## build 65
Design badicecream, start of the top module:
module badicecream(input         Clk,                 
                             Reset,               
                             frame_clk,           
                input [10:0]   DrawX, DrawY ,    
				input [15:0]   keycode,				  
               	output logic is_BI	,			 
				output logic [10:0] BI_X, BI_Y,
				input logic up_wall, down_wall , left_wall, right_wall,
				output logic [10:0] BI_X_Pos, BI_Y_Pos,
				output logic [5:0] BI_BlkX_Pos, BI_BlkY_Pos
              );
Settings: LEC_CHECK=0, ABC_AREA=1, CAP_MARGIN=20, CORE_MARGIN=2, CORE_UTILIZATION=72, CTS_CLUSTER_DIAMETER=391, CTS_CLUSTER_SIZE=96, PLACE_DENSITY=0.86, SETUP_SLACK_MARGIN=0.2, SLEW_MARGIN=20; clock period 4.01 ns.
run.sh (not shown) runs the stock make flow with config.mk's settings and CLKGATE_MAP_FILE=.
Flow for build 65 halted at detailed placement (3_5_place_dp), error code DPL-0033.
### build 65 -> build 84
- PLACE_DENSITY no longer set, was 0.86
- ABC_AREA no longer set, was 1
- CORE_UTILIZATION now 28, was 72
- CTS_CLUSTER_DIAMETER no longer set, was 391
- CTS_CLUSTER_SIZE no longer set, was 96
- the clock period (ns, I/O delays scaled along) now 8.15, was 4.01
--- outcome ---
Status(build 65) = ERROR, stage = detailed placement (3_5_place_dp). Build 84 was carried through to the last stage, and its layout satisfied the timing, design-rule and antenna checks. Build 84 ends up with lower synthesized instance count than build 65 does. Die: build 84 bigger than build 65. Sort build 84 and build 65 by die height, ascending, and build 65 comes first.

---

== JK ==
Starting RTL as in the previous note.
// badicecream
module badicecream(input         Clk,                 
                             Reset,               
                             frame_clk,           
                input [10:0]   DrawX, DrawY ,    
				input [15:0]   keycode,				  
               	output logic is_BI	,			 
				output logic [10:0] BI_X, BI_Y,
				input logic up_wall, down_wall , left_wall, right_wall,
				output logic [10:0] BI_X_Pos, BI_Y_Pos,
				output logic [5:0] BI_BlkX_Pos, BI_BlkY_Pos
              );
Settings: LEC_CHECK=0, ABC_AREA=1, CAP_MARGIN=30, CELL_PAD_IN_SITES_DETAIL_PLACEMENT=2, CORE_MARGIN=2, CORE_UTILIZATION=40, CTS_CLUSTER_SIZE=24, GPL_ROUTABILITY_DRIVEN=0, GPL_TIMING_DRIVEN=0, MAX_ROUTING_LAYER=met4, SETUP_SLACK_MARGIN=0.2, SLEW_MARGIN=30; clock period 8.0 ns.
JK did not finish; the tool stopped in clock tree synthesis with error DPL-0033.
--- input diff JK..MS ---
==> flow/config.mk <==
export PLATFORM = sky130hd
export DESIGN_NAME = badicecream
export DESIGN_NICKNAME = badicecream
export VERILOG_FILES = /design/flow/design.v
export SDC_FILE = /design/flow/constraint.sdc
export NUM_CORES = 4
export LEC_CHECK = 0
export ABC_AREA = 1
export CAP_MARGIN = 20
export CORE_ASPECT_RATIO = 0.5
export CORE_MARGIN = 4
export CORE_UTILIZATION = 56
export CTS_CLUSTER_DIAMETER = 253
export CTS_CLUSTER_SIZE = 99
export SETUP_SLACK_MARGIN = 0.2
export SLEW_MARGIN = 20
export TNS_END_PERCENT = 10
==> results <==
- The final layout from MS, which completed every stage, passed the timing, design-rule and antenna checks at the end of the flow.
- Starting density of the core: MS and JK compared, lower one is JK
- For the total instance count after detailed placement, MS came in 74 lower than JK did.
- Horizontal die dimension ended up 22% higher on MS than on JK.
- The setup slack after placement reported for MS is greater than that of JK by 0.54 ns.
- Comparing MS and JK, the lower core area is on MS.
- Number of I/O port buffers: MS higher than JK
- Taking JK as the reference, in MS AND-OR/OR-AND share of the synthesized area held steady, HPWL after detailed placement shrank by 11 mm.
- Die: MS smaller than JK

---

## try-delta
badicecream again, from the RTL that the note above started with.
export LEC_CHECK = 0
export CAP_MARGIN = 35
export CELL_PAD_IN_SITES_DETAIL_PLACEMENT = 2
export CORE_MARGIN = 5
export CORE_UTILIZATION = 27
export CTS_CLUSTER_SIZE = 10
export GPL_ROUTABILITY_DRIVEN = 0
export MIN_ROUTING_LAYER = met2
export SLEW_MARGIN = 20
export TNS_END_PERCENT = 60
create_clock -name core_clock -period 11.7 [get_ports {Clk}]
> inputs changed (try-delta -> try-violet)
# try-delta
export LEC_CHECK = 0
export CAP_MARGIN = 35
export CELL_PAD_IN_SITES_DETAIL_PLACEMENT = 2
export CORE_MARGIN = 5
export CORE_UTILIZATION = 27
export CTS_CLUSTER_SIZE = 10
export GPL_ROUTABILITY_DRIVEN = 0
export MIN_ROUTING_LAYER = met2
export SLEW_MARGIN = 20
export TNS_END_PERCENT = 60
create_clock -name core_clock -period 11.7 [get_ports {Clk}]
# try-violet
export LEC_CHECK = 0
export CAP_MARGIN = 20
export CORE_MARGIN = 2
export CORE_UTILIZATION = 40
export SLEW_MARGIN = 40
create_clock -name core_clock -period 11.9 [get_ports {Clk}]
==> comparison <==
Delta (try-violet minus try-delta): critical path data required time increased by 160 ps relative to the old numbers; worst setup slack increased by 310 ps relative to the old numbers; wire length decreased by about 30% relative to the old numbers; total power decreased by 13 uW relative to the old numbers.
Input-level comparison between try-cedar and try-violet:
# try-violet
export LEC_CHECK = 0
export CAP_MARGIN = 20
export CORE_MARGIN = 2
export CORE_UTILIZATION = 40
export SLEW_MARGIN = 40
create_clock -name core_clock -period 11.9 [get_ports {Clk}]
# try-cedar
export LEC_CHECK = 0
export CAP_MARGIN = 20
export CORE_MARGIN = 2
export CORE_UTILIZATION = 64
export SETUP_SLACK_MARGIN = -0.49
export SLEW_MARGIN = 20
create_clock -name core_clock -period 7.16 [get_ports {Clk}]
Across try-violet and try-cedar, a clean result was obtained everywhere but in try-cedar.
Against try-violet, try-cedar reports a portion of the clock cycle consumed by the worst path in the final layout that is higher.
try-cedar: buffer and inverter count on the worst path is 1 higher than what try-violet reported.
[compare] base=try-violet new=try-cedar: share of total power in combinational logic rose 7.8 points; critical path depth grew by 1.
Inputs modified between try-cedar and try-indigo:
# try-cedar
export LEC_CHECK = 0
export CAP_MARGIN = 20
export CORE_MARGIN = 2
export CORE_UTILIZATION = 64
export SETUP_SLACK_MARGIN = -0.49
export SLEW_MARGIN = 20
create_clock -name core_clock -period 7.16 [get_ports {Clk}]
# try-indigo
export LEC_CHECK = 0
export CAP_MARGIN = 20
export CORE_MARGIN = 2
export CORE_UTILIZATION = 40
export SETUP_SLACK_MARGIN = 0.2
export SLEW_MARGIN = 20
create_clock -name core_clock -period 8.0 [get_ports {Clk}]
Results
- try-indigo: flow completed, timing, DRC and antenna clean
- Per the comparison of try-indigo with try-cedar, worst setup slack before clock tree synthesis went up, remaining global-route overflow essentially unchanged, post-layout period usage of the worst path decreased by 11 points relative to the old numbers.
Setup changes, try-indigo to try-harbor
# try-indigo
export LEC_CHECK = 0
export CAP_MARGIN = 20
export CORE_MARGIN = 2
export CORE_UTILIZATION = 40
export SETUP_SLACK_MARGIN = 0.2
export SLEW_MARGIN = 20
create_clock -name core_clock -period 8.0 [get_ports {Clk}]
# try-harbor
export LEC_CHECK = 0
export ABC_AREA = 1
export CAP_MARGIN = 20
export CORE_MARGIN = 4
export CORE_UTILIZATION = 66
export CTS_CLUSTER_DIAMETER = 253
export CTS_CLUSTER_SIZE = 99
export HOLD_SLACK_MARGIN = 0.3
export SETUP_SLACK_MARGIN = 0.2
export SLEW_MARGIN = 20
export TNS_END_PERCENT = 10
create_clock -name core_clock -period 8.0 [get_ports {Clk}]
Notes after the runs:
try-harbor: no failed stages, no open violations at the end. Diff try-indigo -> try-harbor | total of plain and repair buffers excluding clock buffers | down by more than a quarter. try-harbor vs. try-indigo: minimum setup slack among reg-to-reg paths +510 ps, pin slew with the least headroom to its limit has increased, achievable clock frequency increased by 1.4% relative to the old numbers, overall fraction of global-route tracks in use rose 7.7 points. Number of clock sinks: try-indigo vs try-harbor identical. STATUS worst clock skew: try-harbor loses against try-indigo. Going from try-indigo to try-harbor, the sequential share of layout area was found to have gone up by 0.86 points. Re synthesized area: try-indigo and try-harbor aren't equal, and the lower value belongs to try-indigo. When try-harbor is set beside try-indigo, its share of total power in the clock network turns out to be 9.5 points smaller. Between try-indigo and try-harbor, the flow reports tally of non-filler cells in the final layout increasing by a little under 10%.
--- input diff try-harbor..try-raven ---
# try-harbor
export LEC_CHECK = 0
export ABC_AREA = 1
export CAP_MARGIN = 20
export CORE_MARGIN = 4
export CORE_UTILIZATION = 66
export CTS_CLUSTER_DIAMETER = 253
export CTS_CLUSTER_SIZE = 99
export HOLD_SLACK_MARGIN = 0.3
export SETUP_SLACK_MARGIN = 0.2
export SLEW_MARGIN = 20
export TNS_END_PERCENT = 10
create_clock -name core_clock -period 8.0 [get_ports {Clk}]
# try-raven
export LEC_CHECK = 0
export CAP_MARGIN = 20
export CORE_MARGIN = 2
export CORE_UTILIZATION = 12
export SETUP_SLACK_MARGIN = 0.2
export SLEW_MARGIN = 20
create_clock -name core_clock -period 8.45 [get_ports {Clk}]
Findings:
Comparing try-harbor and try-raven, power in combinational cells is higher on try-raven.
Going from try-harbor to try-raven, netlist area before placement shows a reduction of 6.1%; critical path required time moved up; global placer's final weighted congestion moved down; cell count increased 355.
Both conditions hold for try-raven: the flow ran to the end and the final layout passed the timing, design-rule and antenna checks.
Power is estimated from default activity; no workload was simulated.
